<file path="run.sh">
#!/bin/bash
# the make line also repeats each setting of config.mk as NAME=value (left out here)
make -C /OpenROAD-flow-scripts/flow DESIGN_CONFIG=/design/flow/config.mk WORK_HOME=/design/flow/orfs CLKGATE_MAP_FILE= finish
</file>
<file path="config.mk">
export PLATFORM = sky130hd
export DESIGN_NAME = alu16
export DESIGN_NICKNAME = alu16
export VERILOG_FILES = /design/flow/design.v
export SDC_FILE = /design/flow/constraint.sdc
export NUM_CORES = 4
export LEC_CHECK = 0
export ABC_AREA = 1
export CAP_MARGIN = 20
export CORE_MARGIN = 2
export CORE_UTILIZATION = 69
export SETUP_SLACK_MARGIN = 1.0
export SLEW_MARGIN = 20
export TNS_END_PERCENT = 40
</file>
<file path="constraint.sdc">
create_clock -name core_clock -period 47.8 [get_ports {clk}]
set_input_delay 9.5600 -clock core_clock [delete_from_list [all_inputs] [get_ports {clk}]]
set_output_delay 9.5600 -clock core_clock [all_outputs]
set_load 0.01 [all_outputs]
</file>
<file path="design.v">
module ALU (a,b,ctrl,res,R15,res_we,R15_we);
	input signed [15:0] a,b;
	input [3:0] ctrl;
	output reg signed [15:0] res;
	output reg signed [15:0] R15;
	output reg res_we, R15_we;
	always@(*)begin
		res = 16'sd0;
		R15 = 16'sd0;
		res_we = 1'b1;
		R15_we = 1'b0;
		case(ctrl)
			3'b000: begin
						res = a + b;
					end
			3'b001: begin
						res = a - b;
					end
			3'b010: begin
						{R15,res} = a * b;
						R15_we = 1'b1;
					end
			3'b011: begin
						R15_we = 1'b1;
						if (b == 16'sd0) begin
							res = -16'sd1;
							R15 = a;
						end
						else begin
							res = a / b;
							R15 = a % b;
						end
					end
			3'b100: begin
						res = a & b;
					end
			3'b101: begin
						res = a | b;
					end
			default: begin
						res_we = 1'b0;
					end
		endcase
	end
endmodule
module alu16(clk, rst, a, b, ctrl, res, R15);
	input clk, rst;
	input [15:0] a, b;
	input [3:0] ctrl;
	output reg [15:0] res;
	output reg [15:0] R15;
	wire [15:0] alu_res, alu_R15;
	wire res_we, R15_we;
	ALU u_alu(.a(a), .b(b), .ctrl(ctrl), .res(alu_res), .R15(alu_R15), .res_we(res_we), .R15_we(R15_we));
	always @(posedge clk, negedge rst) begin
		if (~rst) begin
			res <= 16'h0000;
			R15 <= 16'h0000;
		end
		else begin
			if (res_we)
				res <= alu_res;
			if (R15_we)
				R15 <= alu_R15;
		end
	end
endmodule
</file>
==> flow_metrics.env, run 1 <==
# yosys + openroad results
export IMPL_clk_pin_slew_ns=0.06
export IMPL_synthArstFlopShare_pct=100
export IMPL_holdBufCountCts=0
export IMPL_htreeDepth=2
export IMPL_cts_resized_gates=0
export IMPL_drcViolationCount=0
export IMPL_aoi_share_pct=11.2
export IMPL_cp_top_family="simple AND/OR/NAND/NOR gates"
export IMPL_reg2regPathDepth=2
export IMPL_vias=23600
export IMPL_peakVddDrop_v=0.000256
export IMPL_finalWirelength_um=78000
export IMPL_clk_latency_ns=0.28
export IMPL_synth_warnings=2
export IMPL_end_kind="register"
export IMPL_antenna_found_initial=2
export IMPL_cp_common_cell="nand2_1"
export IMPL_p_sw_mw=0.851
export IMPL_slew_limit_headroom_pct=24.3
export IMPL_power_density_nw_per_um2=59.5
export IMPL_power_frac_clock_pct=2.3
export IMPL_hold_violations=0
export IMPL_top_area_share_pct=23.5
export IMPL_topCombFamilyByArea="adder cells"
export IMPL_synth_seq_area_share_pct=3.56
export IMPL_finalClockPeriodUsage_pct=90.2
export IMPL_whs_endpoint="R15[12]$_DFFE_PN0P_"
export IMPL_cts_num_sinks=32
export IMPL_leakage_nw=13.5
export IMPL_fp_coreArea_um2=32300
export IMPL_wl_per_cell_um=20.3
export IMPL_seq_power_share_pct=3.7
export IMPL_final_util_pct=73.4
export IMPL_grt_pass1_wl_um=124000
export IMPL_warnings=34
export IMPL_io_buffers=69
export IMPL_cts_tree="built"
export IMPL_min_path_type="register to register"
export IMPL_ys_flops=32
export IMPL_synth_cell_type_count=64
export IMPL_r2r_start="R15[0]$_DFFE_PN0P_"
export IMPL_cts_path_max_buffers=2
export IMPL_gp_congestion=1.05
export IMPL_crit_cells=203
export IMPL_cts_setup_buffers=0
export IMPL_mux_area_share_pct=0.0445
export IMPL_drv_cap=0
export IMPL_grt_pass1_vias=24000
export IMPL_ys_sh_adder_pct=37.1
export IMPL_top_cells_by_count="899 x nand2_1, 672 x inv_1, 264 x fa_1"
export IMPL_maxPowerGroup="combinational logic"
export IMPL_synthFlopType="dfrtp_1"
export IMPL_finalSetupViolCount=0
export IMPL_synth_most_common_cell="nand2_1"
export IMPL_syn_to_final_growth_pct=5.47
export IMPL_clk_power_mw=0.0321
export IMPL_synthCells=3393
export IMPL_hp_start="R15[12]$_DFFE_PN0P_"
export IMPL_cp_data_arrival_time_ns=43.26
export IMPL_crit_buf_inv=30
export IMPL_dp_hpwl_um=60600
export IMPL_r2r_slack_ns=46.97
export IMPL_final_nets=3950
export IMPL_tightest_slew_ns=1.13
export IMPL_yosys_area_um2=22500
export IMPL_num_rows=66
export IMPL_comb_power_mw=1.33
export IMPL_criticalPathCategory="input pin to register"
export IMPL_switching_share_pct=60.3
export IMPL_chipHeight_um=185
export IMPL_p_seq_mw=0.0526
export IMPL_ant_nets=0
export IMPL_track_usage_pct=47.0
export IMPL_gr_total_overflow=0
export IMPL_die_w_um=185
export IMPL_skew_ns=0
export IMPL_area_leaders="fa_1 24%, nand2_1 15%, ha_1 14%"
export IMPL_avgSynthCellArea_um2=6.63
export IMPL_first_pass_iters=9
export IMPL_whs_path_depth=2
export IMPL_initial_core_util_pct=69.6
export IMPL_crit_fanout=23
export IMPL_p_int_mw=0.560
export IMPL_ys_cells=3393
export IMPL_drt_iter0_markers=2729
export IMPL_critPathMaxStageDelay_ns=0.72
export IMPL_yosysTopAreaCell="fa_1"
export IMPL_cts_buffers=5
export IMPL_die_area_um2=34000
export IMPL_outcome="finished clean"
export IMPL_cp_slowest_cell="and3_1"
export IMPL_critPathLaunch="a[0]"
export IMPL_tns_ns=0
export IMPL_fp_nets=3939
export IMPL_via_per_inst=6.14
export IMPL_xor_area_share_pct=4.05
export IMPL_edf_count=0
export IMPL_ys_sh_simple_pct=30.3
export IMPL_reg2reg_to="R15[0]$_DFFE_PN0P_"
export IMPL_critical_path_required_ns=47.95
export IMPL_rsz0062_at_grt="no"
export IMPL_pwr_share_comb_pct=94.0
export IMPL_netlist_area_um2=22500
export IMPL_crit_end="res[14]$_DFFE_PN0P_"
export IMPL_cp_start_kind="input pin"
export IMPL_finalCriticalPeriod_ns=43.11
export IMPL_ioPinCount=70
export IMPL_fmax_mhz=23.2
export IMPL_grt_max_degree=61
export IMPL_slew_violations=0
export IMPL_cts_root_buf="clkbuf_16"
[layout make-up]
cell class	count	area, um^2
flip-flops and latches	32	801
clock buffers	6	129
diodes	1	2.50
inverters	690	2600
clock inverters	1	5.00
repair buffers	115	1030
well taps	442	553
fillers	2585	8580
multi-input cells	2560	18600
[routing by layer]
metal,vias to the layer above,wire length [um],global-route usage (%),share of wire [%]
met5,-,0,0,0
met4,0,5620,27.3,7.2
met3,480,10400,13.6,13
met2,1587,33500,73.6,43
met1,10900,28500,58.0,36
li1,10700,-,-,-
[per-stage QoR]
step                hold WS [ns]  instance area (um^2)  setup slack, ns  total power, mW  cells
finish                     0.510                 23700             4.69             1.41   3847
global route               0.529                 23700             1.51             1.56   3847
CTS                        0.511                 23700             5.60             1.38   3846
detailed placement         0.491                 23600             5.39             1.33   3839
global placement           0.485                 23600             6.62             1.25   3839
floorplan                  0.526                 22500            12.53            0.998   3393
==> run 2: changes to the inputs <==
ABC_AREA = default   (was 1)
CELL_PAD_IN_SITES_DETAIL_PLACEMENT = 0   (was default)
CELL_PAD_IN_SITES_GLOBAL_PLACEMENT = 0   (was default)
CORE_MARGIN = 3   (was 2)
CORE_UTILIZATION = 66   (was 69)
CTS_CLUSTER_DIAMETER = 214   (was default)
GPL_ROUTABILITY_DRIVEN = 0   (was default)
MAX_ROUTING_LAYER = met4   (was default)
MIN_ROUTING_LAYER = met1   (was default)
PLACE_DENSITY_LB_ADDON = 0.13   (was default)
SETUP_SLACK_MARGIN = default   (was 1.0)
TNS_END_PERCENT = 50   (was 40)
clock period = 36.3 ns   (was 47.8 ns; I/O delays follow)
==> run 2 against run 1 <==
Effect of this change:
- non-clock buffer count rose by 262
- core utilization rose by 11 points
- first-iteration DRC count rose by 46%
- clock power rose by 27%
- critical path depth fell by 62
- clock skew did not move
- largest cell class unchanged
- highest routed layer unchanged
- sequential cell count did not move
- area after synthesis fell by 0.12%
- register-to-register slack got worse by 12 ns
- cell count fell by 6.4%
- wire length rose by 19%
- the layout now fails its checks (setup timing)
- die area rose by 6.6%
==> flow_metrics.env, run 2 <==
# yosys + openroad results
export IMPL_warnings=33
export IMPL_end_kind="register"
export IMPL_p_int_mw=1.21
export IMPL_power_frac_clock_pct=1.4
export IMPL_ys_cells=2892
export IMPL_yosysTopAreaCell="fa_1"
export IMPL_avgSynthCellArea_um2=7.76
export IMPL_synthArstFlopShare_pct=100
export IMPL_fmax_mhz=27.1
export IMPL_num_rows=66
export IMPL_synthFlopType="dfrtp_1"
export IMPL_final_util_pct=83.9
export IMPL_min_path_type="register to register"
export IMPL_reg2regPathDepth=3
export IMPL_crit_buf_inv=16
export IMPL_finalPower_mw=2.85
export IMPL_r2r_start="R15[15]$_DFFE_PN0P_"
export IMPL_cts_num_sinks=32
export IMPL_top_area_share_pct=23.5
export IMPL_critPathLaunch="a[5]"
export IMPL_aoi_share_pct=20.9
export IMPL_die_w_um=190
export IMPL_antenna_found_initial=7
export IMPL_topCombFamilyByArea="adder cells"
export IMPL_synthCells=2892
export IMPL_final_nets=3695
export IMPL_synth_cell_type_count=101
export IMPL_drcViolationCount=0
export IMPL_synth_seq_area_share_pct=3.57
export IMPL_reg2reg_to="R15[15]$_DFFE_PN0P_"
export IMPL_seq_power_share_pct=2.3
export IMPL_crit_end="R15[14]$_DFFE_PN0P_"
export IMPL_p_seq_mw=0.0647
export IMPL_mux_area_share_pct=1.94
export IMPL_whs_endpoint="R15[8]$_DFFE_PN0P_"
export IMPL_initial_core_util_pct=68.0
export IMPL_ant_nets=0
export IMPL_fp_coreArea_um2=33000
export IMPL_clk_latency_ns=0.29
export IMPL_io_buffers=69
export IMPL_crit_fanout=8
export IMPL_finalCriticalPeriod_ns=36.92
export IMPL_whs_path_depth=2
export IMPL_outcome="failed layout checks"
export IMPL_ioPinCount=70
export IMPL_grt_use_met1_pct=53.9
export IMPL_clk_pin_slew_ns=0.05
export IMPL_finalWirelength_um=92600
export IMPL_grt_max_degree=45
export IMPL_gr_total_overflow=0
export IMPL_cts_root_buf="clkbuf_16"
export IMPL_via_per_inst=7.15
export IMPL_leakage_nw=12.7
export IMPL_wl_per_cell_um=25.7
export IMPL_chipHeight_um=190
export IMPL_fp_nets=3438
export IMPL_hold_violations=0
export IMPL_worst_slack_ns=-0.616
export IMPL_cp_common_cell="ha_1"
export IMPL_busiest_layer="met2"
export IMPL_failed_checks="setup timing"
export IMPL_skew_ns=0
export IMPL_cp_data_arrival_time_ns=37.05
export IMPL_cp_start_kind="input pin"
export IMPL_cp_slowest_cell="or4_4"
export IMPL_cts_tree="built"
export IMPL_finalClockPeriodUsage_pct=102
export IMPL_peakVddDrop_v=0.000134
export IMPL_grt_pass1_wl_um=129000
export IMPL_pwr_share_comb_pct=96.3
export IMPL_maxPowerGroup="combinational logic"
export IMPL_grt_met2_usage_pct=70.7
export IMPL_dp_cells=3475
export IMPL_cp_top_family="AND-OR/OR-AND gates"
export IMPL_first_pass_iters=17
export IMPL_track_usage_pct=46.4
export IMPL_edf_count=0
export IMPL_critical_path_required_ns=36.44
export IMPL_crit_cells=141
export IMPL_slew_violations=0
export IMPL_critPathMaxStageDelay_ns=0.44
export IMPL_layoutNonFillerInstCount=3599
export IMPL_synth_warnings=2
export IMPL_cts_path_max_buffers=2
export IMPL_p_sw_mw=1.63
export IMPL_gr_usage_met3_pct=13.0
export IMPL_ys_sh_simple_pct=20.8
export IMPL_dp_hpwl_um=63500
export IMPL_comb_power_mw=2.74
export IMPL_drt_iter0_markers=3991
export IMPL_holdBufCountCts=0
export IMPL_netlist_area_um2=22500
export IMPL_clk_power_mw=0.0408
export IMPL_cts_buffers=5
export IMPL_slew_limit_headroom_pct=21.0
export IMPL_area_leaders="fa_1 24%, ha_1 14%, inv_1 5.8%"
export IMPL_r2r_slack_ns=35.27
export IMPL_ys_sh_adder_pct=37.5
export IMPL_synth_most_common_cell="inv_1"
export IMPL_vias=25700
export IMPL_htreeDepth=2
export IMPL_die_area_um2=36300
export IMPL_ys_flops=32
export IMPL_tightest_slew_ns=1.17
export IMPL_syn_to_final_growth_pct=23.5
export IMPL_drv_cap=0
export IMPL_grt_pass1_vias=24400
export IMPL_hp_start="R15[8]$_DFFE_PN0P_"
export IMPL_criticalPathCategory="input pin to register"
export IMPL_yosys_area_um2=22500
export IMPL_xor_area_share_pct=7.13
export IMPL_finalSetupViolCount=17
export IMPL_power_density_nw_per_um2=103
export IMPL_switching_share_pct=57.3
export IMPL_top_cells_by_count="345 x inv_1, 304 x nand2_1, 264 x fa_1"
[run 2: repair_timing]
item / 4_1_cts / 5_1_grt
buffers inserted: 12 / 95
pin swaps: 12 / 156
cloned: 0 / 4
setup endpoints to repair: 30 / 32
resized: 42 / 325
[run 2: per-stage QoR]
step                TNS [ns]  hold WS [ns]  cell area [um^2]  worst slack (ns)
floorplan                  0         0.514             22700           0.00827
CTS                        0         0.489             25300            0.0217
global placement       -4.88         0.468             25000            -0.564
global route          -30.24         0.512             27700             -1.62
finish                 -5.91         0.482             27700            -0.616
detailed placement    -25.93         0.478             25000             -1.39
[run 2: final cells by class]
type	count	area [um^2]
sequential	32	801
clock inverter	1	5.00
clock buffer	6	129
fill	1884	5310
inverter	349	1320
tap	442	553
timing repair buffer	377	3210
multi-input combinational	2384	21700
antenna	8	20.0
[run 2: metal layers]
metal / part of all wire (%) / wire, um
met1: 33 / 30300
met2: 42 / 38800
met3: 15 / 14300
met4: 9.9 / 9200
met5: 0 / 0
==> run 3: changes to the inputs <==
CELL_PAD_IN_SITES_GLOBAL_PLACEMENT = 1   (was 0)
CORE_MARGIN = 2   (was 3)
CORE_UTILIZATION = 56   (was 66)
CTS_CLUSTER_DIAMETER = 359   (was 214)
CTS_CLUSTER_SIZE = 51   (was default)
PLACE_DENSITY = 0.76   (was default)
PLACE_DENSITY_LB_ADDON = default   (was 0.13)
SETUP_SLACK_MARGIN = 0.3   (was default)
clock period = 12.5 ns   (was 36.3 ns; I/O delays follow)
==> run 3 against run 2 <==
Effect of this change:
- the layout still fails its checks (setup timing)
- count of clock-buffer cells in the layout unchanged
- die area up 15%
- sequential cell count unchanged
- non-clock buffer count up 607
- area after synthesis unchanged
- combinational power rose to 3.4 times the previous value
- critical path type unchanged
- core utilization up 0.27 points
==> flow_metrics.env, run 3 <==
# yosys + openroad results
export IMPL_outcome="failed layout checks"
export IMPL_failed_checks="setup timing"
export IMPL_seq_power_share_pct=1.9
export IMPL_layoutNonFillerInstCount=4294
export IMPL_ioPinCount=70
export IMPL_synth_cell_type_count=101
export IMPL_rsz0062_at_grt="yes"
export IMPL_synth_most_common_cell="inv_1"
export IMPL_ys_sh_simple_pct=20.8
export IMPL_dr_wl_met2_um=46800
export IMPL_skew_ns=0
export IMPL_p_sw_mw=5.21
export IMPL_finalCriticalPeriod_ns=32.05
export IMPL_ant_nets=0
export IMPL_crit_fanout=9
export IMPL_critical_path_required_ns=12.66
export IMPL_synthFlopType="dfrtp_1"
export IMPL_dp_slack_ns=-19.17
export IMPL_xor_area_share_pct=7.13
export IMPL_cp_start_kind="input pin"
export IMPL_power_density_nw_per_um2=292
export IMPL_p_seq_mw=0.190
export IMPL_dp_hpwl_um=73600
export IMPL_slew_limit_headroom_pct=35.3
export IMPL_ys_flops=32
export IMPL_holdBufCountCts=0
export IMPL_hold_violations=0
export IMPL_aoi_share_pct=20.9
export IMPL_warnings=37
export IMPL_yosysTopAreaCell="fa_1"
export IMPL_ys_cells=2892
export IMPL_clk_pin_slew_ns=0.06
export IMPL_top_area_share_pct=23.5
export IMPL_yosys_area_um2=22500
export IMPL_critPathMaxStageDelay_ns=0.54
export IMPL_cp_slowest_cell="a21oi_2"
export IMPL_final_area_um2=33400
export IMPL_gr_total_overflow=0
export IMPL_pwr_share_comb_pct=96.7
export IMPL_drcViolationCount=0
export IMPL_cp_top_family="AND-OR/OR-AND gates"
export IMPL_whs_path_depth=2
export IMPL_chipHeight_um=204
export IMPL_whs_endpoint="R15[6]$_DFFE_PN0P_"
export IMPL_antenna_found_initial=10
export IMPL_io_buffers=69
export IMPL_r2r_slack_ns=11.51
export IMPL_topCombFamilyByArea="adder cells"
export IMPL_holdWs_ns=0.486
export IMPL_dp_cells=4094
export IMPL_crit_end="R15[14]$_DFFE_PN0P_"
export IMPL_ys_sh_adder_pct=37.5
export IMPL_cts_root_buf="clkbuf_16"
export IMPL_cts_buffers=5
export IMPL_slew_violations=0
export IMPL_top_cells_by_count="345 x inv_1, 304 x nand2_1, 264 x fa_1"
export IMPL_power_frac_clock_pct=1.3
export IMPL_min_path_type="register to register"
export IMPL_via_per_inst=6.56
export IMPL_crit_cells=149
export IMPL_syn_to_final_growth_pct=48.7
export IMPL_clk_power_mw=0.132
export IMPL_reg2reg_to="R15[12]$_DFFE_PN0P_"
export IMPL_hp_start="R15[6]$_DFFE_PN0P_"
export IMPL_final_util_pct=84.2
export IMPL_tightest_slew_ns=0.970
export IMPL_synthCells=2892
export IMPL_synthArstFlopShare_pct=100
export IMPL_track_usage_pct=47.8
export IMPL_cts_num_sinks=32
export IMPL_maxPowerGroup="combinational logic"
export IMPL_synth_seq_area_share_pct=3.57
export IMPL_fmax_mhz=31.2
export IMPL_met3_length_um=14700
export IMPL_first_pass_iters=10
export IMPL_crit_buf_inv=26
export IMPL_drt_iter0_markers=3619
export IMPL_tns_ns=-606.30
export IMPL_die_area_um2=41700
export IMPL_finalPower_mw=9.76
export IMPL_die_w_um=204
export IMPL_wl_met1_um=37300
export IMPL_mux_area_share_pct=1.94
export IMPL_worst_slack_ns=-19.55
export IMPL_vias=28200
export IMPL_reg2regPathDepth=3
export IMPL_netlist_area_um2=22500
export IMPL_wl_per_cell_um=25.5
export IMPL_edf_count=0
export IMPL_final_nets=4303
export IMPL_p_int_mw=4.55
export IMPL_comb_power_mw=9.44
export IMPL_synth_warnings=2
export IMPL_peakVddDrop_v=0.000302
export IMPL_grt_pass1_wl_um=150000
export IMPL_fp_nets=3438
export IMPL_grt_pass1_vias=27900
export IMPL_area_leaders="fa_1 24%, ha_1 14%, inv_1 5.8%"
export IMPL_fp_coreArea_um2=39600
export IMPL_cp_data_arrival_time_ns=32.22
export IMPL_clk_latency_ns=0.31
export IMPL_end_kind="register"
export IMPL_switching_share_pct=53.3
export IMPL_leakage_nw=15.8
export IMPL_cts_tree="built"
export IMPL_finalSetupViolCount=32
export IMPL_critPathLaunch="b[2]"
export IMPL_grt_max_degree=45
export IMPL_criticalPathCategory="input pin to register"
export IMPL_fillers=2268
export IMPL_initial_core_util_pct=56.6
export IMPL_finalClockPeriodUsage_pct=256
export IMPL_htreeDepth=2
export IMPL_top_layer="met4"
export IMPL_drv_cap=0
export IMPL_cts_path_max_buffers=2
export IMPL_num_rows=73
export IMPL_cp_common_cell="buf_4"
export IMPL_r2r_start="R15[12]$_DFFE_PN0P_"
export IMPL_place_area_um2=29700
export IMPL_finalWirelength_um=109000
export IMPL_avgSynthCellArea_um2=7.76
==> run 3: what timing repair did <==
item | in CTS | in global routing
gates resized | 285 | 229
setup buffers | 111 | 69
endpoints found under the setup margin | 32 | 32
gates cloned | 1 | 0
pin swaps | 179 | 213
==> run 3: area by class of cell <==
cell class	instances	area [um^2]	share of cell area (%)
Sequential cell	32	801	2.40
Inverter	349	1320	3.97
Antenna cell	11	27.5	0.0825
Clock buffer	6	129	0.386
Multi-Input combinational cell	2385	22600	67.7
Timing Repair Buffer	984	7810	23.4
Clock inverter	2	16.3	0.0487
Tap cell	525	657	1.97
==> run 3: per-layer routing <==
layer | track usage [%] | vias up
met5 | - | -
met4 | 33.5 | 0
met3 | 10.5 | 949
met2 | 73.6 | 2310
met1 | 55.6 | 13200
li1 | - | 11700
==> run 4: changes to the inputs <==
CELL_PAD_IN_SITES_GLOBAL_PLACEMENT = 0   (was 1)
CORE_MARGIN = 3   (was 2)
CORE_UTILIZATION = 59   (was 56)
CTS_CLUSTER_SIZE = default   (was 51)
GPL_ROUTABILITY_DRIVEN = 1   (was 0)
PLACE_DENSITY = default   (was 0.76)
PLACE_DENSITY_LB_ADDON = 0.18   (was default)
SETUP_SLACK_MARGIN = default   (was 0.3)
clock period = 31.2 ns   (was 12.5 ns; I/O delays follow)
==> run 4 against run 3 <==
Effect of this change:
- still fails the layout checks on setup timing
- worst setup slack gained 16 ns
- power down 57%
- non-clock buffer count fell by 50
- wire length rose by 4.1%
- die area shrank 3.1%
- sequential share of layout area up 0.051 points
- hold slack improved by 0.027 ns
- synthesized cell count is the same
- cell area shrank 2.1%
- critical path type unchanged
- highest routed layer unchanged
==> flow_metrics.env, run 4 <==
# yosys + openroad results
export IMPL_outcome="failed layout checks"
export IMPL_failed_checks="setup timing"
export IMPL_skew_ns=0
export IMPL_finalClockPeriodUsage_pct=113
export IMPL_critPathMaxStageDelay_ns=0.65
export IMPL_comb_power_mw=4.08
export IMPL_antenna_found_initial=7
export IMPL_ys_sh_simple_pct=20.8
export IMPL_die_area_um2=40400
export IMPL_chipHeight_um=201
export IMPL_grt_pass1_wl_um=159000
export IMPL_p_seq_mw=0.0780
export IMPL_grt_max_degree=45
export IMPL_edf_count=0
export IMPL_worst_slack_ns=-4.02
export IMPL_switching_share_pct=56.7
export IMPL_cp_slowest_cell="or4_4"
export IMPL_fillers=1781
export IMPL_gp_congestion=1.08
export IMPL_fmax_mhz=28.4
export IMPL_cts_num_sinks=32
export IMPL_slew_limit_headroom_pct=14.4
export IMPL_power_density_nw_per_um2=129
export IMPL_drt_iter0_markers=4331
export IMPL_busiest_layer="met2"
export IMPL_end_kind="register"
export IMPL_holdBufCountCts=0
export IMPL_cts_path_max_buffers=2
export IMPL_hold_violations=0
export IMPL_criticalPathCategory="input pin to register"
export IMPL_final_nets=4252
export IMPL_crit_fanout=6
export IMPL_synth_seq_area_share_pct=3.57
export IMPL_crit_buf_inv=20
export IMPL_track_usage_pct=51.3
export IMPL_tns_ns=-111.73
export IMPL_drcViolationCount=0
export IMPL_clk_pin_slew_ns=0.06
export IMPL_aoi_share_pct=20.9
export IMPL_r2r_start="R15[9]$_DFFE_PN0P_"
export IMPL_tightest_slew_ns=1.25
export IMPL_ioPinCount=70
export IMPL_synth_most_common_cell="inv_1"
export IMPL_fp_nets=3438
export IMPL_htreeDepth=2
export IMPL_p_int_mw=1.82
export IMPL_vias=28800
export IMPL_reg2regPathDepth=2
export IMPL_netlist_area_um2=22500
export IMPL_grt_use_met1_pct=56.0
export IMPL_maxPowerGroup="combinational logic"
export IMPL_first_pass_iters=10
export IMPL_wl_per_cell_um=27.0
export IMPL_synthFlopType="dfrtp_1"
export IMPL_layoutNonFillerInstCount=4219
export IMPL_finalWirelength_um=114000
export IMPL_crit_cells=147
export IMPL_cp_common_cell="buf_4"
export IMPL_dp_slack_ns=-4.56
export IMPL_whs_endpoint="R15[1]$_DFFE_PN0P_"
export IMPL_seq_power_share_pct=1.8
export IMPL_crit_end="R15[13]$_DFFE_PN0P_"
export IMPL_hp_start="R15[1]$_DFFE_PN0P_"
export IMPL_drv_cap=0
export IMPL_cp_top_family="AND-OR/OR-AND gates"
export IMPL_mux_area_share_pct=1.94
export IMPL_cts_tree="built"
export IMPL_r2r_slack_ns=30.09
export IMPL_warnings=36
export IMPL_ys_cells=2892
export IMPL_dp_hpwl_um=78300
export IMPL_min_path_type="register to register"
export IMPL_grt_pass1_vias=29200
export IMPL_fp_coreArea_um2=37000
export IMPL_power_frac_clock_pct=1.4
export IMPL_xor_area_share_pct=7.13
export IMPL_clk_power_mw=0.0595
export IMPL_reg2reg_to="R15[9]$_DFFE_PN0P_"
export IMPL_top_area_share_pct=23.5
export IMPL_rsz0062_at_grt="yes"
export IMPL_yosys_area_um2=22500
export IMPL_synth_cell_type_count=101
export IMPL_initial_core_util_pct=60.6
export IMPL_cp_data_arrival_time_ns=35.39
export IMPL_synthCells=2892
export IMPL_cts_buffers=5
export IMPL_finalSetupViolCount=32
export IMPL_cp_start_kind="input pin"
export IMPL_peakVddDrop_v=0.000203
export IMPL_critPathLaunch="a[5]"
export IMPL_slew_violations=0
export IMPL_dp_cells=4024
export IMPL_synth_warnings=2
export IMPL_critical_path_required_ns=31.37
export IMPL_pwr_share_comb_pct=96.7
export IMPL_ys_flops=32
export IMPL_cts_root_buf="clkbuf_16"
export IMPL_gr_total_overflow=0
export IMPL_p_sw_mw=2.39
export IMPL_ant_nets=0
export IMPL_avgSynthCellArea_um2=7.76
export IMPL_yosysTopAreaCell="fa_1"
export IMPL_top_cells_by_count="345 x inv_1, 304 x nand2_1, 264 x fa_1"
export IMPL_finalCriticalPeriod_ns=35.22
export IMPL_num_rows=70
export IMPL_whs_path_depth=1
export IMPL_io_buffers=69
export IMPL_leakage_nw=15.5
export IMPL_clk_latency_ns=0.29
export IMPL_ys_sh_adder_pct=37.5
export IMPL_die_w_um=201
export IMPL_topCombFamilyByArea="adder cells"
export IMPL_gr_usage_met3_pct=15.0
export IMPL_via_per_inst=6.84
export IMPL_grt_met2_usage_pct=77.6
export IMPL_syn_to_final_growth_pct=45.6
export IMPL_synthArstFlopShare_pct=100
export IMPL_area_leaders="fa_1 24%, ha_1 14%, inv_1 5.8%"
-- run 4: layout make-up --
class	count	area (um^2)	share of cell area (%)
tap	504	631	1.93
sequential	32	801	2.45
multi-input combinational	2384	22400	68.5
clock inverter	3	42.5	0.130
antenna	8	20.0	0.0612
timing repair buffer	934	7350	22.5
inverter	349	1320	4.05
clock buffer	5	125	0.383
-- run 4: metal layers --
| layer | part of all wire (%) | vias to the layer above | routed length [um] |
|---|---|---|---|
| met4 | 11 | 0 | 13000 |
| met3 | 15 | 1246 | 16600 |
| met2 | 42 | 2712 | 47800 |
| met5 | 0 | - | 0 |
| li1 | - | 11600 | - |
| met1 | 32 | 13300 | 36500 |
-- run 4: repair_timing --
| action | 4_1_cts | 5_1_grt |
|---|---|---|
| pin swaps | 179 | 137 |
| gates resized | 276 | 180 |
| endpoints found under the setup margin | 32 | 32 |
| setup buffers | 117 | 65 |
-- run 4: through the flow --
stage                     cell area [um^2]  power [mW]  hold WS (ns)  utilization (%)
after global routing                 32700        4.38         0.530             88.2
after CTS                            31300        3.72         0.490             84.6
final                                32700        4.22         0.513             88.2
after detailed placement             29300        3.43         0.478             79.1
after floorplan                      23500        2.18         0.514                -
after global placement               29300        3.25         0.471             79.1
==> run 5: changes to the inputs <==
ABC_AREA = 1   (was default)
CORE_MARGIN = 2   (was 3)
CORE_UTILIZATION = 70   (was 59)
CTS_CLUSTER_DIAMETER = 214   (was 359)
GPL_ROUTABILITY_DRIVEN = 0   (was 1)
HOLD_SLACK_MARGIN = 0.3   (was default)
PLACE_DENSITY_LB_ADDON = 0.13   (was 0.18)
SETUP_SLACK_MARGIN = 4.89   (was default)
clock period = 35.2 ns   (was 31.2 ns; I/O delays follow)
==> run 5 against run 4 <==
Effect of this change:
- the flow now stops in global routing
- area after synthesis is 0.12% higher
- die area is 17% lower
- synthesized cell count is 17% higher
==> flow_metrics.env, run 5 <==
# implementation run metrics
export IMPL_die_w_um=183
export IMPL_synthArstFlopShare_pct=100
export IMPL_mux_area_share_pct=0.0445
export IMPL_dp_slack_ns=-0.671
export IMPL_chipHeight_um=183
export IMPL_topCombFamilyByArea="adder cells"
export IMPL_track_usage_pct=133
export IMPL_cts_buffers=5
export IMPL_netlist_area_um2=22500
export IMPL_top_cells_by_count="899 x nand2_1, 672 x inv_1, 264 x fa_1"
export IMPL_aoi_share_pct=11.2
export IMPL_htreeDepth=2
export IMPL_ys_sh_simple_pct=30.3
export IMPL_initial_core_util_pct=71.2
export IMPL_dp_cells=3807
export IMPL_area_leaders="fa_1 24%, nand2_1 15%, ha_1 14%"
export IMPL_place_area_um2=24300
export IMPL_cts_num_sinks=32
export IMPL_io_buffers=69
export IMPL_ys_sh_adder_pct=37.1
export IMPL_stop_stage="global routing"
export IMPL_cts_root_buf="clkbuf_16"
export IMPL_synth_warnings=2
export IMPL_fp_coreArea_um2=31600
export IMPL_firstError="[ERROR GRT-0232] Routing congestion too high. Check the congestion heatmap in the GUI."
export IMPL_synthCells=3393
export IMPL_yosys_area_um2=22500
export IMPL_yosysTopAreaCell="fa_1"
export IMPL_top_area_share_pct=23.5
export IMPL_ys_flops=32
export IMPL_synth_cell_type_count=64
export IMPL_ys_cells=3393
export IMPL_fp_nets=3939
export IMPL_gr_total_overflow=8782
export IMPL_dp_hpwl_um=59900
export IMPL_outcome="did not finish"
export IMPL_ioPinCount=70
export IMPL_synth_most_common_cell="nand2_1"
export IMPL_synthFlopType="dfrtp_1"
export IMPL_cts_path_max_buffers=2
export IMPL_xor_area_share_pct=4.05
export IMPL_die_area_um2=33600
export IMPL_synth_seq_area_share_pct=3.56
export IMPL_avgSynthCellArea_um2=6.63
export IMPL_num_rows=65
export IMPL_edf_count=0
==> run 5: repair_timing <==
| action | in CTS |
|---|---|
| pin swaps | 166 |
| resized | 384 |
| gates cloned | 8 |
| endpoints found under the setup margin | 32 |
| hold buffers | 0 |
| buffers inserted | 255 |
==> run 5: routing by layer <==
layer  GRT usage, %  overflow
met5              -         -
met4            125       873
met3           89.9       265
met2            211      7344
met1           98.1       300
==> run 5: stage by stage <==
stage          power [mW]  hold slack [ns]  util (%)
2_1_floorplan        1.39            0.526         -
3_3_place_gp         1.74            0.490      77.0
4_1_cts              2.01            0.507      87.4
3_5_place_dp         1.82            0.491      77.0
==> run 6: changes to the inputs <==
CELL_PAD_IN_SITES_DETAIL_PLACEMENT = default   (was 0)
CELL_PAD_IN_SITES_GLOBAL_PLACEMENT = default   (was 0)
CORE_UTILIZATION = 65   (was 70)
CTS_CLUSTER_DIAMETER = 163   (was 214)
CTS_CLUSTER_SIZE = 98   (was default)
GPL_ROUTABILITY_DRIVEN = default   (was 0)
HOLD_SLACK_MARGIN = default   (was 0.3)
MAX_ROUTING_LAYER = default   (was met4)
MIN_ROUTING_LAYER = default   (was met1)
PLACE_DENSITY_LB_ADDON = default   (was 0.13)
SETUP_SLACK_MARGIN = 1.0   (was 4.89)
TNS_END_PERCENT = 20   (was 50)
clock period = 23.6 ns   (was 35.2 ns; I/O delays follow)
==> run 6 against run 5 <==
Effect of this change:
- the flow again stops in global routing
- die area rose by 7.5%
- area after synthesis unchanged
- synthesized cell count stayed put
==> flow_metrics.env, run 6 <==
# implementation run metrics
export IMPL_firstError="[ERROR GRT-0232] Routing congestion too high. Check the congestion heatmap in the GUI."
export IMPL_synth_warnings=2
export IMPL_xor_area_share_pct=4.05
export IMPL_track_usage_pct=124
export IMPL_die_w_um=190
export IMPL_yosys_area_um2=22500
export IMPL_num_rows=68
export IMPL_ys_flops=32
export IMPL_die_area_um2=36100
export IMPL_cts_buffers=5
export IMPL_synthCells=3393
export IMPL_gr_total_overflow=7745
export IMPL_area_leaders="fa_1 24%, nand2_1 15%, ha_1 14%"
export IMPL_synth_most_common_cell="nand2_1"
export IMPL_outcome="did not finish"
export IMPL_ys_sh_simple_pct=30.3
export IMPL_fp_coreArea_um2=34300
export IMPL_ys_cells=3393
export IMPL_gp_congestion=1.04
export IMPL_cts_path_max_buffers=2
export IMPL_top_cells_by_count="899 x nand2_1, 672 x inv_1, 264 x fa_1"
export IMPL_htreeDepth=2
export IMPL_ioPinCount=70
export IMPL_aoi_share_pct=11.2
export IMPL_synth_seq_area_share_pct=3.56
export IMPL_initial_core_util_pct=65.6
export IMPL_avgSynthCellArea_um2=6.63
export IMPL_stop_stage="global routing"
export IMPL_yosysTopAreaCell="fa_1"
export IMPL_synthArstFlopShare_pct=100
export IMPL_top_area_share_pct=23.5
export IMPL_ys_sh_adder_pct=37.1
export IMPL_cts_num_sinks=32
export IMPL_synth_cell_type_count=64
export IMPL_netlist_area_um2=22500
export IMPL_chipHeight_um=190
export IMPL_mux_area_share_pct=0.0445
export IMPL_fp_nets=3939
export IMPL_io_buffers=69
export IMPL_edf_count=0
export IMPL_synthFlopType="dfrtp_1"
export IMPL_topCombFamilyByArea="adder cells"
export IMPL_cts_root_buf="clkbuf_16"
export IMPL_dp_hpwl_um=75400
export IMPL_holdBufCountCts=0
run 6: per-layer routing:
layer | GRT overflow | global-route usage (%)
met1 | 129 | 95.6
met2 | 6472 | 190
met3 | 120 | 85.0
met4 | 1000 | 127
met5 | 24 | 69.0
run 6: metrics by stage:
step                cells  utilization, %  instance area (um^2)  worst slack [ns]
floorplan            3393               -                 23600             -3.88
global placement     4565            87.8                 30100             -5.88
detailed placement   4565            87.8                 30100             -7.14
CTS                  4632            90.9                 31200             -6.00
run 6: timing repair:
item	in CTS
pin swaps	80
resized	103
gates cloned	3
endpoints found under the setup margin	32
buffers inserted	57
==> run 7: changes to the inputs <==
ABC_AREA = default   (was 1)
CELL_PAD_IN_SITES_DETAIL_PLACEMENT = 0   (was default)
CELL_PAD_IN_SITES_GLOBAL_PLACEMENT = 0   (was default)
CORE_MARGIN = 3   (was 2)
CORE_UTILIZATION = 67   (was 65)
CTS_CLUSTER_DIAMETER = 359   (was 163)
CTS_CLUSTER_SIZE = default   (was 98)
GPL_ROUTABILITY_DRIVEN = 0   (was default)
MAX_ROUTING_LAYER = met4   (was default)
MIN_ROUTING_LAYER = met1   (was default)
PLACE_DENSITY_LB_ADDON = 0.0   (was default)
SETUP_SLACK_MARGIN = default   (was 1.0)
TNS_END_PERCENT = 50   (was 20)
clock period = 33.2 ns   (was 23.6 ns; I/O delays follow)
==> run 7 against run 6 <==
Effect of this change:
- the flow again stops in global routing
- die area decreased by 0.95%
- area after synthesis shrank 0.12%
- synthesized cell count is 15% lower
==> flow_metrics.env, run 7 <==
# implementation run metrics
export IMPL_track_usage_pct=80.3
export IMPL_dp_cells=3924
export IMPL_cts_path_max_buffers=2
export IMPL_place_area_um2=28900
export IMPL_synth_warnings=2
export IMPL_ioPinCount=70
export IMPL_ys_sh_simple_pct=20.8
export IMPL_synthFlopType="dfrtp_1"
export IMPL_xor_area_share_pct=7.13
export IMPL_edf_count=0
export IMPL_outcome="did not finish"
export IMPL_die_w_um=189
export IMPL_num_rows=66
export IMPL_synthArstFlopShare_pct=100
export IMPL_top_area_share_pct=23.5
export IMPL_yosys_area_um2=22500
export IMPL_synth_most_common_cell="inv_1"
export IMPL_avgSynthCellArea_um2=7.76
export IMPL_netlist_area_um2=22500
export IMPL_yosysTopAreaCell="fa_1"
export IMPL_synth_cell_type_count=101
export IMPL_gr_total_overflow=2
export IMPL_dp_hpwl_um=73500
export IMPL_synth_seq_area_share_pct=3.57
export IMPL_stop_stage="global routing"
export IMPL_aoi_share_pct=20.9
export IMPL_fp_nets=3438
export IMPL_chipHeight_um=189
export IMPL_mux_area_share_pct=1.94
export IMPL_ys_sh_adder_pct=37.5
export IMPL_htreeDepth=2
export IMPL_ys_cells=2892
export IMPL_fp_coreArea_um2=32800
export IMPL_cts_root_buf="clkbuf_16"
export IMPL_cts_buffers=5
export IMPL_firstError="[ERROR GRT-0116] Global routing finished with congestion. Check the congestion regions in the DRC Viewer."
export IMPL_initial_core_util_pct=68.5
export IMPL_cts_num_sinks=32
export IMPL_top_cells_by_count="345 x inv_1, 304 x nand2_1, 264 x fa_1"
export IMPL_ys_flops=32
export IMPL_synthCells=2892
export IMPL_topCombFamilyByArea="adder cells"
export IMPL_die_area_um2=35700
export IMPL_area_leaders="fa_1 24%, ha_1 14%, inv_1 5.8%"
export IMPL_io_buffers=69
export IMPL_holdBufCountCts=0
==> run 7: repair_timing <==
item	4_1_cts
pin swaps	158
setup buffers	127
gates resized	289
gates cloned	2
setup endpoints to repair	32
==> run 7: metal layers <==
layer	track usage, %	overflow
met5	-	-
met4	74.7	1
met3	68.4	0
met2	93.4	1
met1	79.1	0
==> run 7: metrics by stage <==
step           TNS (ns)  worst slack (ns)
3_5_place_dp     -57.41             -2.47
2_1_floorplan     -8.33             -1.10
3_3_place_gp     -16.55             -1.10
4_1_cts           -1.71            -0.362
==> run 8: changes to the inputs <==
CELL_PAD_IN_SITES_DETAIL_PLACEMENT = default   (was 0)
CELL_PAD_IN_SITES_GLOBAL_PLACEMENT = default   (was 0)
CORE_MARGIN = 2   (was 3)
CORE_UTILIZATION = 68   (was 67)
CTS_CLUSTER_DIAMETER = 198   (was 359)
GPL_ROUTABILITY_DRIVEN = default   (was 0)
MAX_ROUTING_LAYER = default   (was met4)
MIN_ROUTING_LAYER = default   (was met1)
PLACE_DENSITY_LB_ADDON = default   (was 0.0)
SETUP_SLACK_MARGIN = 5.0   (was default)
TNS_END_PERCENT = default   (was 50)
clock period = 37.9 ns   (was 33.2 ns; I/O delays follow)
==> run 8 against run 7 <==
Effect of this change:
- the flow again stops in global routing
- area after synthesis stayed put
- die area is 3.5% lower
- synthesized cell count stayed put
==> flow_metrics.env, run 8 <==
# implementation run metrics
export IMPL_cts_root_buf="clkbuf_16"
export IMPL_initial_core_util_pct=69.0
export IMPL_topCombFamilyByArea="adder cells"
export IMPL_gp_congestion=1.14
export IMPL_top_cells_by_count="345 x inv_1, 304 x nand2_1, 264 x fa_1"
export IMPL_top_area_share_pct=23.5
export IMPL_avgSynthCellArea_um2=7.76
export IMPL_ys_sh_simple_pct=20.8
export IMPL_firstError="[ERROR GRT-0232] Routing congestion too high. Check the congestion heatmap in the GUI."
export IMPL_die_w_um=186
export IMPL_fp_nets=3438
export IMPL_synth_cell_type_count=101
export IMPL_yosys_area_um2=22500
export IMPL_htreeDepth=2
export IMPL_aoi_share_pct=20.9
export IMPL_synthFlopType="dfrtp_1"
export IMPL_die_area_um2=34500
export IMPL_ys_sh_adder_pct=37.5
export IMPL_fp_coreArea_um2=32500
export IMPL_netlist_area_um2=22500
export IMPL_num_rows=66
export IMPL_synth_warnings=2
export IMPL_gr_total_overflow=440
export IMPL_track_usage_pct=89.4
export IMPL_synth_most_common_cell="inv_1"
export IMPL_io_buffers=69
export IMPL_synthArstFlopShare_pct=100
export IMPL_chipHeight_um=186
export IMPL_dp_hpwl_um=64500
export IMPL_cts_path_max_buffers=2
export IMPL_area_leaders="fa_1 24%, ha_1 14%, inv_1 5.8%"
export IMPL_ioPinCount=70
export IMPL_place_area_um2=24800
export IMPL_edf_count=0
export IMPL_synth_seq_area_share_pct=3.57
export IMPL_cts_num_sinks=32
export IMPL_outcome="did not finish"
export IMPL_ys_flops=32
export IMPL_cts_buffers=5
export IMPL_ys_cells=2892
export IMPL_mux_area_share_pct=1.94
export IMPL_yosysTopAreaCell="fa_1"
export IMPL_xor_area_share_pct=7.13
export IMPL_synthCells=2892
export IMPL_stop_stage="global routing"
==> run 8: layer usage <==
metal | global-route usage [%] | GRT overflow
met2 | 99.2 | 184
met1 | 88.3 | 61
met3 | 82.5 | 64
met5 | 67.3 | 7
met4 | 87.4 | 124
==> run 8: repair_timing <==
action / 4_1_cts
buffers inserted: 198
gates resized: 431
gates cloned: 12
hold buffers: 0
endpoints found under the setup margin: 32
pin swaps: 222
==> run 8: metrics by stage <==
step / setup slack [ns] / total power [mW] / std cells / hold slack (ns) / setup TNS, ns
after global placement: -0.0665 / 2.29 / 3372 / 0.471 / -0.116
after CTS: 2.99 / 2.78 / 3590 / 0.495 / 0
after floorplan: 2.66 / 1.80 / 2892 / 0.514 / 0
after detailed placement: -1.01 / 2.36 / 3372 / 0.482 / -8.07
==> run 9: changes to the inputs <==
ABC_AREA = 1   (was default)
CAP_MARGIN = 5   (was 20)
CELL_PAD_IN_SITES_DETAIL_PLACEMENT = 0   (was default)
CELL_PAD_IN_SITES_GLOBAL_PLACEMENT = 0   (was default)
CORE_UTILIZATION = 71   (was 68)
CTS_CLUSTER_DIAMETER = 359   (was 198)
CTS_CLUSTER_SIZE = 71   (was default)
GPL_ROUTABILITY_DRIVEN = 1   (was default)
MAX_ROUTING_LAYER = met4   (was default)
MIN_ROUTING_LAYER = met1   (was default)
PLACE_DENSITY = 0.66   (was default)
SETUP_SLACK_MARGIN = default   (was 5.0)
TNS_END_PERCENT = 5   (was default)
clock period = 31.0 ns   (was 37.9 ns; I/O delays follow)
==> run 9 against run 8 <==
Effect of this change:
- the run again fails in global routing
- synthesized cell count is 17% higher
- die area is 4.0% lower
- area after synthesis is 0.12% higher
==> flow_metrics.env, run 9 <==
# implementation run metrics
export IMPL_outcome="did not finish"
export IMPL_stop_stage="global routing"
export IMPL_firstError="[ERROR GRT-0116] Global routing finished with congestion. Check the congestion regions in the DRC Viewer."
export IMPL_synthCells=3393
export IMPL_ys_sh_simple_pct=30.3
export IMPL_gr_total_overflow=82
export IMPL_ys_cells=3393
export IMPL_top_area_share_pct=23.5
export IMPL_gp_congestion=1.08
export IMPL_dp_hpwl_um=76900
export IMPL_aoi_share_pct=11.2
export IMPL_xor_area_share_pct=4.05
export IMPL_synthArstFlopShare_pct=100
export IMPL_cts_root_buf="clkbuf_16"
export IMPL_dp_cells=4475
export IMPL_initial_core_util_pct=71.6
export IMPL_synth_most_common_cell="nand2_1"
export IMPL_synth_seq_area_share_pct=3.56
export IMPL_die_w_um=182
export IMPL_num_rows=65
export IMPL_io_buffers=69
export IMPL_chipHeight_um=182
export IMPL_avgSynthCellArea_um2=6.63
export IMPL_track_usage_pct=76.5
export IMPL_ys_flops=32
export IMPL_top_cells_by_count="899 x nand2_1, 672 x inv_1, 264 x fa_1"
export IMPL_yosys_area_um2=22500
export IMPL_yosysTopAreaCell="fa_1"
export IMPL_mux_area_share_pct=0.0445
export IMPL_ioPinCount=70
export IMPL_ys_sh_adder_pct=37.1
export IMPL_topCombFamilyByArea="adder cells"
export IMPL_area_leaders="fa_1 24%, nand2_1 15%, ha_1 14%"
export IMPL_synth_cell_type_count=64
export IMPL_die_area_um2=33100
export IMPL_netlist_area_um2=22500
export IMPL_htreeDepth=2
export IMPL_cts_path_max_buffers=2
export IMPL_cts_buffers=5
export IMPL_fp_nets=3939
export IMPL_synthFlopType="dfrtp_1"
export IMPL_edf_count=0
export IMPL_dp_slack_ns=-3.38
export IMPL_cts_num_sinks=32
export IMPL_fp_coreArea_um2=31400
export IMPL_synth_warnings=2
run 9: layer usage:
layer  GRT usage (%)  GRT overflow
met4            76.2            33
met2            95.6            47
met3            53.1             2
met5               -             -
met1            75.7             0
run 9: through the flow:
stage	TNS, ns	instance area [um^2]	hold slack [ns]	power [mW]
after floorplan	0	22500	0.526	1.54
after global placement	-27.28	28700	0.485	2.10
after detailed placement	-85.15	28700	0.508	2.35
after CTS	-16.18	29400	0.523	2.46
run 9: repair_timing:
action                                  4_1_cts
setup buffers                                15
endpoints found under the setup margin       32
gates resized                               128
pin swaps                                    48
hold buffers                                  0
==> run 10: changes to the inputs <==
ABC_AREA = default   (was 1)
CAP_MARGIN = 20   (was 5)
CELL_PAD_IN_SITES_DETAIL_PLACEMENT = default   (was 0)
CELL_PAD_IN_SITES_GLOBAL_PLACEMENT = 2   (was 0)
CORE_ASPECT_RATIO = 1.78   (was default)
CORE_MARGIN = 7   (was 2)
CORE_UTILIZATION = 54   (was 71)
CTS_CLUSTER_DIAMETER = default   (was 359)
CTS_CLUSTER_SIZE = default   (was 71)
GPL_ROUTABILITY_DRIVEN = default   (was 1)
MIN_ROUTING_LAYER = default   (was met1)
PLACE_DENSITY = default   (was 0.66)
PLACE_DENSITY_LB_ADDON = 0.13   (was default)
SETUP_SLACK_MARGIN = 5.0   (was default)
SLEW_MARGIN = 10   (was 20)
TNS_END_PERCENT = default   (was 5)
clock period = 27.7 ns   (was 31.0 ns; I/O delays follow)
==> run 10 against run 9 <==
Effect of this change:
- the flow stops in global placement without I/O
- die area is 44% higher
- synthesized cell count is 15% lower
- area after synthesis is 0.12% lower
==> flow_metrics.env, run 10 <==
# implementation run metrics
export IMPL_outcome="did not finish"
export IMPL_stop_stage="global placement without I/O"
export IMPL_firstError="[ERROR FLW-0024] Place density exceeds 1.0 (current PLACE_DENSITY_LB_ADDON =  0.13). Please check if the value of  PLACE_DENSITY_LB_ADDON is between 0 and 0.99."
export IMPL_xor_area_share_pct=7.13
export IMPL_avgSynthCellArea_um2=7.76
export IMPL_mux_area_share_pct=1.94
export IMPL_aoi_share_pct=20.9
export IMPL_ys_sh_simple_pct=20.8
export IMPL_num_rows=99
export IMPL_synthFlopType="dfrtp_1"
export IMPL_topCombFamilyByArea="adder cells"
export IMPL_synth_most_common_cell="inv_1"
export IMPL_die_area_um2=47700
export IMPL_area_leaders="fa_1 24%, ha_1 14%, inv_1 5.8%"
export IMPL_edf_count=0
export IMPL_synth_seq_area_share_pct=3.57
export IMPL_fp_coreArea_um2=41000
export IMPL_synthArstFlopShare_pct=100
export IMPL_ys_sh_adder_pct=37.5
export IMPL_netlist_area_um2=22500
export IMPL_synth_cell_type_count=101
export IMPL_synthCells=2892
export IMPL_synth_warnings=2
export IMPL_top_area_share_pct=23.5
export IMPL_yosys_area_um2=22500
export IMPL_yosysTopAreaCell="fa_1"
export IMPL_chipHeight_um=286
export IMPL_initial_core_util_pct=54.8
export IMPL_fp_nets=3438
export IMPL_ys_flops=32
export IMPL_ys_cells=2892
export IMPL_die_w_um=167
export IMPL_top_cells_by_count="345 x inv_1, 304 x nand2_1, 264 x fa_1"
==> run 11: changes to the inputs <==
ABC_AREA = 1   (was default)
CELL_PAD_IN_SITES_GLOBAL_PLACEMENT = default   (was 2)
CORE_ASPECT_RATIO = default   (was 1.78)
CORE_MARGIN = 2   (was 7)
CORE_UTILIZATION = 72   (was 54)
CTS_CLUSTER_DIAMETER = 163   (was default)
CTS_CLUSTER_SIZE = 98   (was default)
MAX_ROUTING_LAYER = default   (was met4)
PLACE_DENSITY = 0.38   (was default)
PLACE_DENSITY_LB_ADDON = default   (was 0.13)
SETUP_SLACK_MARGIN = 1.0   (was 5.0)
SLEW_MARGIN = 20   (was 10)
clock period = 32.6 ns   (was 27.7 ns; I/O delays follow)
==> run 11 against run 10 <==
Effect of this change:
- the run fails in global routing
- die area fell by 32%
- synthesized cell count rose by 17%
- area after synthesis rose by 0.12%
==> flow_metrics.env, run 11 <==
# implementation run metrics
export IMPL_cts_buffers=5
export IMPL_track_usage_pct=92.1
export IMPL_die_area_um2=32700
export IMPL_firstError="[ERROR GRT-0232] Routing congestion too high. Check the congestion heatmap in the GUI."
export IMPL_fp_nets=3939
export IMPL_gr_total_overflow=1661
export IMPL_top_cells_by_count="899 x nand2_1, 672 x inv_1, 264 x fa_1"
export IMPL_synth_cell_type_count=64
export IMPL_mux_area_share_pct=0.0445
export IMPL_aoi_share_pct=11.2
export IMPL_stop_stage="global routing"
export IMPL_cts_root_buf="clkbuf_16"
export IMPL_ys_cells=3393
export IMPL_synth_warnings=2
export IMPL_xor_area_share_pct=4.05
export IMPL_outcome="did not finish"
export IMPL_holdBufCountCts=0
export IMPL_synthCells=3393
export IMPL_synthArstFlopShare_pct=100
export IMPL_edf_count=0
export IMPL_gp_congestion=1.07
export IMPL_area_leaders="fa_1 24%, nand2_1 15%, ha_1 14%"
export IMPL_initial_core_util_pct=73.3
export IMPL_ys_sh_simple_pct=30.3
export IMPL_netlist_area_um2=22500
export IMPL_io_buffers=69
export IMPL_ioPinCount=70
export IMPL_die_w_um=181
export IMPL_dp_cells=3953
export IMPL_yosys_area_um2=22500
export IMPL_top_area_share_pct=23.5
export IMPL_synth_most_common_cell="nand2_1"
export IMPL_fp_coreArea_um2=30700
export IMPL_dp_hpwl_um=61500
export IMPL_synth_seq_area_share_pct=3.56
export IMPL_synthFlopType="dfrtp_1"
export IMPL_cts_num_sinks=32
export IMPL_cts_path_max_buffers=2
export IMPL_htreeDepth=2
export IMPL_topCombFamilyByArea="adder cells"
export IMPL_ys_sh_adder_pct=37.1
export IMPL_ys_flops=32
export IMPL_num_rows=64
export IMPL_chipHeight_um=181
export IMPL_avgSynthCellArea_um2=6.63
export IMPL_yosysTopAreaCell="fa_1"
==> run 11: layer usage <==
metal / GRT usage (%) / overflow
met2: 114 / 1094
met4: 104 / 498
met3: 71.8 / 28
met5: 47.4 / 8
met1: 85.4 / 33
==> run 11: through the flow <==
stage	power, mW	TNS (ns)	cell area [um^2]	setup WS [ns]	hold slack, ns
3_3_place_gp	1.87	-3.15	24700	-0.448	0.493
4_1_cts	2.09	0	26100	1.02	0.501
3_5_place_dp	1.97	-30.44	24700	-1.53	0.494
2_1_floorplan	1.46	0	22500	1.01	0.526
==> run 11: what timing repair did <==
item,4_1_cts
pin swaps,85
gates cloned,2
buffers inserted,53
gates resized,185
endpoints found under the setup margin,32
==> run 12: changes to the inputs <==
CORE_UTILIZATION = 69   (was 72)
CTS_CLUSTER_DIAMETER = 28   (was 163)
CTS_CLUSTER_SIZE = 15   (was 98)
PLACE_DENSITY = default   (was 0.38)
SETUP_SLACK_MARGIN = -2.0   (was 1.0)
TNS_END_PERCENT = 5   (was default)
clock period = 32.3 ns   (was 32.6 ns; I/O delays follow)
==> run 12 against run 11 <==
Effect of this change:
- the layout now fails its checks (setup timing)
- area after synthesis is the same
- die area grew 4.2%
- synthesized cell count is the same
==> flow_metrics.env, run 12 <==
# yosys + openroad results
export IMPL_outcome="failed layout checks"
export IMPL_failed_checks="setup timing"
export IMPL_io_buffers=69
export IMPL_ys_sh_simple_pct=30.3
export IMPL_crit_fanout=16
export IMPL_fp_nets=3939
export IMPL_ys_cells=3393
export IMPL_syn_to_final_growth_pct=22.3
export IMPL_synthCells=3393
export IMPL_seq_area_um2=801
export IMPL_final_area_um2=27500
export IMPL_clk_power_mw=0.0481
export IMPL_via_per_inst=6.00
export IMPL_fillers=2049
export IMPL_p_int_mw=0.937
export IMPL_whs_path_depth=2
export IMPL_peakVddDrop_v=0.000271
export IMPL_grt_met2_usage_pct=76.0
export IMPL_finalClockPeriodUsage_pct=104
export IMPL_yosysTopAreaCell="fa_1"
export IMPL_rsz0062_at_grt="yes"
export IMPL_die_area_um2=34000
export IMPL_reg2regPathDepth=2
export IMPL_vias=25700
export IMPL_finalSetupViolCount=30
export IMPL_synth_seq_area_share_pct=3.56
export IMPL_xor_area_share_pct=4.05
export IMPL_track_usage_pct=49.1
export IMPL_synthArstFlopShare_pct=100
export IMPL_aoi_share_pct=11.2
export IMPL_cts_tree="built"
export IMPL_clk_latency_ns=0.29
export IMPL_synthFlopType="dfrtp_1"
export IMPL_tns_ns=-18.12
export IMPL_whs_endpoint="R15[10]$_DFFE_PN0P_"
export IMPL_maxPowerGroup="combinational logic"
export IMPL_netlist_area_um2=22500
export IMPL_ys_flops=32
export IMPL_skew_ns=0
export IMPL_die_w_um=185
export IMPL_ioPinCount=70
export IMPL_hp_start="R15[10]$_DFFE_PN0P_"
export IMPL_critPathMaxStageDelay_ns=0.46
export IMPL_power_density_nw_per_um2=81.6
export IMPL_synth_warnings=2
export IMPL_cp_top_family="simple AND/OR/NAND/NOR gates"
export IMPL_p_seq_mw=0.0758
export IMPL_ys_sh_adder_pct=37.1
export IMPL_grt_pass1_wl_um=130000
export IMPL_finalCriticalPeriod_ns=33.44
export IMPL_gp_congestion=1.01
export IMPL_num_rows=66
export IMPL_end_kind="register"
export IMPL_power_frac_clock_pct=2.1
export IMPL_pwr_share_comb_pct=94.5
export IMPL_busiest_layer="met2"
export IMPL_edf_count=0
export IMPL_critical_path_required_ns=32.45
export IMPL_antenna_found_initial=5
export IMPL_slew_limit_headroom_pct=34.6
export IMPL_tightest_slew_ns=0.979
export IMPL_htreeDepth=2
export IMPL_cp_start_kind="input pin"
export IMPL_crit_end="R15[13]$_DFFE_PN0P_"
export IMPL_top_area_share_pct=23.5
export IMPL_slew_violations=0
export IMPL_warnings=36
export IMPL_seq_power_share_pct=3.4
export IMPL_cts_root_buf="clkbuf_16"
export IMPL_dp_cells=4260
export IMPL_first_pass_iters=10
export IMPL_crit_buf_inv=25
export IMPL_wl_per_cell_um=19.5
export IMPL_clk_pin_slew_ns=0.06
export IMPL_avgSynthCellArea_um2=6.63
export IMPL_cp_slowest_cell="clkdlybuf4s50_1"
export IMPL_drcViolationCount=0
export IMPL_gr_total_overflow=0
export IMPL_cp_data_arrival_time_ns=33.59
export IMPL_mux_area_share_pct=0.0445
export IMPL_dp_hpwl_um=65800
export IMPL_chipHeight_um=185
export IMPL_p_sw_mw=1.31
export IMPL_min_path_type="register to register"
export IMPL_dp_slack_ns=-1.93
export IMPL_topCombFamilyByArea="adder cells"
export IMPL_synth_cell_type_count=64
export IMPL_fp_coreArea_um2=32300
export IMPL_r2r_slack_ns=31.38
export IMPL_crit_cells=202
export IMPL_combGateArea_um2=19000
export IMPL_criticalPathCategory="input pin to register"
export IMPL_leakage_nw=15.7
export IMPL_grt_use_met1_pct=60.8
export IMPL_layoutNonFillerInstCount=4287
export IMPL_drt_iter0_markers=2787
export IMPL_finalWirelength_um=83500
export IMPL_top_cells_by_count="899 x nand2_1, 672 x inv_1, 264 x fa_1"
export IMPL_cp_common_cell="nand2_1"
export IMPL_grt_pass1_vias=25900
export IMPL_gr_usage_met3_pct=12.2
export IMPL_switching_share_pct=58.2
export IMPL_hold_violations=0
export IMPL_place_area_um2=26800
export IMPL_drv_cap=0
export IMPL_cts_path_max_buffers=2
export IMPL_cts_buffers=5
export IMPL_ant_nets=0
export IMPL_grt_max_degree=33
export IMPL_cts_num_sinks=32
export IMPL_worst_slack_ns=-1.14
export IMPL_synth_most_common_cell="nand2_1"
export IMPL_critPathLaunch="a[1]"
export IMPL_r2r_start="res[8]$_DFFE_PN0P_"
export IMPL_final_nets=4386
export IMPL_area_leaders="fa_1 24%, nand2_1 15%, ha_1 14%"
export IMPL_comb_power_mw=2.12
export IMPL_fmax_mhz=29.9
export IMPL_initial_core_util_pct=69.6
export IMPL_yosys_area_um2=22500
export IMPL_reg2reg_to="res[8]$_DFFE_PN0P_"
[run 12: stage by stage]
| step | total power [mW] | util, % | hold WS, ns |
|---|---|---|---|
| floorplan | 1.48 | - | 0.526 |
| global placement | 1.96 | 82.8 | 0.487 |
| detailed placement | 2.09 | 82.9 | 0.494 |
| CTS | 2.15 | 83.3 | 0.510 |
| global route | 2.47 | 85.1 | 0.519 |
| finish | 2.24 | 85.1 | 0.511 |
[run 12: repair_timing]
action | 4_1_cts | 5_1_grt
setup endpoints to repair | 0 | 32
gates resized | 0 | 111
hold buffers | 0 | 0
hold endpoints to repair | 0 | 0
buffers inserted | 0 | 14
[run 12: layout make-up]
class,count,share of cell area (%)
clock inverters,1,0.0182
multi-input cells,2560,69.0
repair buffers,551,16.0
well taps,442,2.01
diodes,5,0.0455
inverters,690,9.48
clock buffers,6,0.469
flip-flops and latches,32,2.91
[run 12: per-layer routing]
metal  up-vias  part of all wire (%)
li1      11500                     -
met1     11800                    36
met2      1810                    43
met3       554                    13
met4         2                   7.8
met5         -                 0.016
==> run 13: changes to the inputs <==
ABC_AREA = 0   (was 1)
CORE_UTILIZATION = 56   (was 69)
CTS_CLUSTER_DIAMETER = 163   (was 28)
CTS_CLUSTER_SIZE = 98   (was 15)
SETUP_SLACK_MARGIN = 1.0   (was -2.0)
TNS_END_PERCENT = 10   (was 5)
clock period = 21.8 ns   (was 32.3 ns; I/O delays follow)
==> run 13 against run 12 <==
Effect of this change:
- the layout still fails its checks (setup timing)
- count of clock-buffer cells in the layout decreased by 1
- sequential share of layout area down 0.46 points
- critical endpoint is now R15[15]$_DFFE_PN0P_
- sequential power up 41%
- cell area is 19% higher
- first-iteration DRC count fell by 1.7%
- hold slack better by 0.020 ns
- sequential cell count is the same
- worst setup slack lost 9.5 ns
- wire length up 23%
- critical path depth decreased by 48
- synthesized cell count decreased by 15%
- clock power grew 63%
==> flow_metrics.env, run 13 <==
# yosys + openroad results
export IMPL_fp_coreArea_um2=39600
export IMPL_power_frac_clock_pct=1.5
export IMPL_holdBufCountCts=0
export IMPL_synth_seq_area_share_pct=3.57
export IMPL_r2r_slack_ns=20.74
export IMPL_holdWs_ns=0.531
export IMPL_htreeDepth=2
export IMPL_gr_total_overflow=0
export IMPL_dp_cells=4082
export IMPL_leakage_nw=15.6
export IMPL_cts_root_buf="clkbuf_16"
export IMPL_top_cells_by_count="345 x inv_1, 304 x nand2_1, 264 x fa_1"
export IMPL_finalPower_mw=5.29
export IMPL_final_area_um2=32600
export IMPL_finalCriticalPeriod_ns=32.41
export IMPL_drcViolationCount=0
export IMPL_finalClockPeriodUsage_pct=149
export IMPL_grt_pass1_wl_um=154000
export IMPL_drv_cap=0
export IMPL_ioPinCount=70
export IMPL_skew_ns=0
export IMPL_vias=27300
export IMPL_place_area_um2=29600
export IMPL_cp_common_cell="buf_4"
export IMPL_cp_data_arrival_time_ns=32.60
export IMPL_num_rows=73
export IMPL_rsz0062_at_grt="yes"
export IMPL_criticalPathCategory="input pin to register"
export IMPL_layoutNonFillerInstCount=4269
export IMPL_drt_iter0_markers=2741
export IMPL_track_usage_pct=47.9
export IMPL_failed_checks="setup timing"
export IMPL_min_path_type="register to register"
export IMPL_synth_warnings=2
export IMPL_cp_start_kind="input pin"
export IMPL_fp_nets=3438
export IMPL_grt_met2_usage_pct=77.0
export IMPL_cts_path_max_buffers=2
export IMPL_p_seq_mw=0.107
export IMPL_die_w_um=204
export IMPL_cp_top_family="AND-OR/OR-AND gates"
export IMPL_worst_slack_ns=-10.61
export IMPL_antenna_found_initial=1
export IMPL_crit_buf_inv=42
export IMPL_initial_core_util_pct=56.6
export IMPL_seq_power_share_pct=2.0
export IMPL_critPathLaunch="b[5]"
export IMPL_xor_area_share_pct=7.13
export IMPL_r2r_start="R15[12]$_DFFE_PN0P_"
export IMPL_maxPowerGroup="combinational logic"
export IMPL_hold_violations=0
export IMPL_comb_power_mw=5.10
export IMPL_aoi_share_pct=20.9
export IMPL_mux_area_share_pct=1.94
export IMPL_finalWirelength_um=103000
export IMPL_p_int_mw=2.46
export IMPL_end_kind="register"
export IMPL_cts_tree="built"
export IMPL_edf_count=0
export IMPL_yosys_area_um2=22500
export IMPL_final_nets=4289
export IMPL_warnings=37
export IMPL_synth_most_common_cell="inv_1"
export IMPL_first_pass_iters=6
export IMPL_chipHeight_um=204
export IMPL_via_per_inst=6.39
export IMPL_tightest_slew_ns=1.19
export IMPL_crit_cells=154
export IMPL_ys_sh_simple_pct=20.8
export IMPL_clk_latency_ns=0.31
export IMPL_critPathMaxStageDelay_ns=0.46
export IMPL_dp_hpwl_um=76900
export IMPL_ys_flops=32
export IMPL_ys_cells=2892
export IMPL_fmax_mhz=30.9
export IMPL_syn_to_final_growth_pct=45.4
export IMPL_yosysTopAreaCell="fa_1"
export IMPL_crit_fanout=16
export IMPL_outcome="failed layout checks"
export IMPL_slew_violations=0
export IMPL_power_density_nw_per_um2=162
export IMPL_die_area_um2=41700
export IMPL_synth_cell_type_count=101
export IMPL_ant_nets=0
export IMPL_peakVddDrop_v=0.000171
export IMPL_synthFlopType="dfrtp_1"
export IMPL_finalSetupViolCount=32
export IMPL_top_area_share_pct=23.5
export IMPL_whs_path_depth=2
export IMPL_switching_share_pct=53.5
export IMPL_busiest_layer="met2"
export IMPL_slew_limit_headroom_pct=19.6
export IMPL_synthArstFlopShare_pct=100
export IMPL_reg2regPathDepth=3
export IMPL_grt_max_degree=45
export IMPL_cts_buffers=5
export IMPL_netlist_area_um2=22500
export IMPL_p_sw_mw=2.83
export IMPL_final_util_pct=82.3
export IMPL_gr_usage_met3_pct=10.5
export IMPL_topCombFamilyByArea="adder cells"
export IMPL_gp_congestion=1.07
export IMPL_io_buffers=69
export IMPL_whs_endpoint="res[14]$_DFFE_PN0P_"
export IMPL_cts_num_sinks=32
export IMPL_grt_use_met1_pct=56.3
export IMPL_clk_power_mw=0.0784
export IMPL_critical_path_required_ns=22.00
export IMPL_area_leaders="fa_1 24%, ha_1 14%, inv_1 5.8%"
export IMPL_synthCells=2892
export IMPL_avgSynthCellArea_um2=7.76
export IMPL_pwr_share_comb_pct=96.5
export IMPL_cp_slowest_cell="dlygate4sd2_1"
export IMPL_wl_per_cell_um=24.1
export IMPL_clk_pin_slew_ns=0.07
export IMPL_grt_pass1_vias=28000
export IMPL_ys_sh_adder_pct=37.5
export IMPL_reg2reg_to="R15[12]$_DFFE_PN0P_"
export IMPL_hp_start="res[14]$_DFFE_PN0P_"
export IMPL_antenna_cells_inserted=0
export IMPL_fillers=2456
export IMPL_crit_end="R15[15]$_DFFE_PN0P_"
run 13: metal layers:
layer / up-vias / part of all wire [%]
li1: 11600 / -
met1: 13000 / 35
met2: 1954 / 44
met3: 718 / 12
met4: 2 / 9.2
met5: - / 0.012
run 13: through the flow:
stage	setup TNS, ns	setup slack [ns]
CTS	-283.62	-9.41
detailed placement	-363.83	-11.98
global route	-343.50	-11.44
global placement	-339.36	-11.19
finish	-319.81	-10.61
floorplan	-298.37	-10.26
run 13: area by class of cell:
type | instances | area [um^2] | share of cell area [%]
clock buffers | 5 | 125 | 0.383
clock inverters | 3 | 23.8 | 0.0728
well taps | 525 | 657 | 2.01
multi-input cells | 2384 | 22100 | 67.6
flip-flops and latches | 32 | 801 | 2.45
inverters | 349 | 1320 | 4.04
repair buffers | 971 | 7640 | 23.4
run 13: repair_timing:
| item | in CTS | in global routing |
|---|---|---|
| buffers inserted | 122 | 56 |
| endpoints found under the setup margin | 32 | 32 |
| pin swaps | 155 | 117 |
| gates cloned | 1 | 0 |
| gates resized | 257 | 130 |
Power and IR drop assume default switching activity.
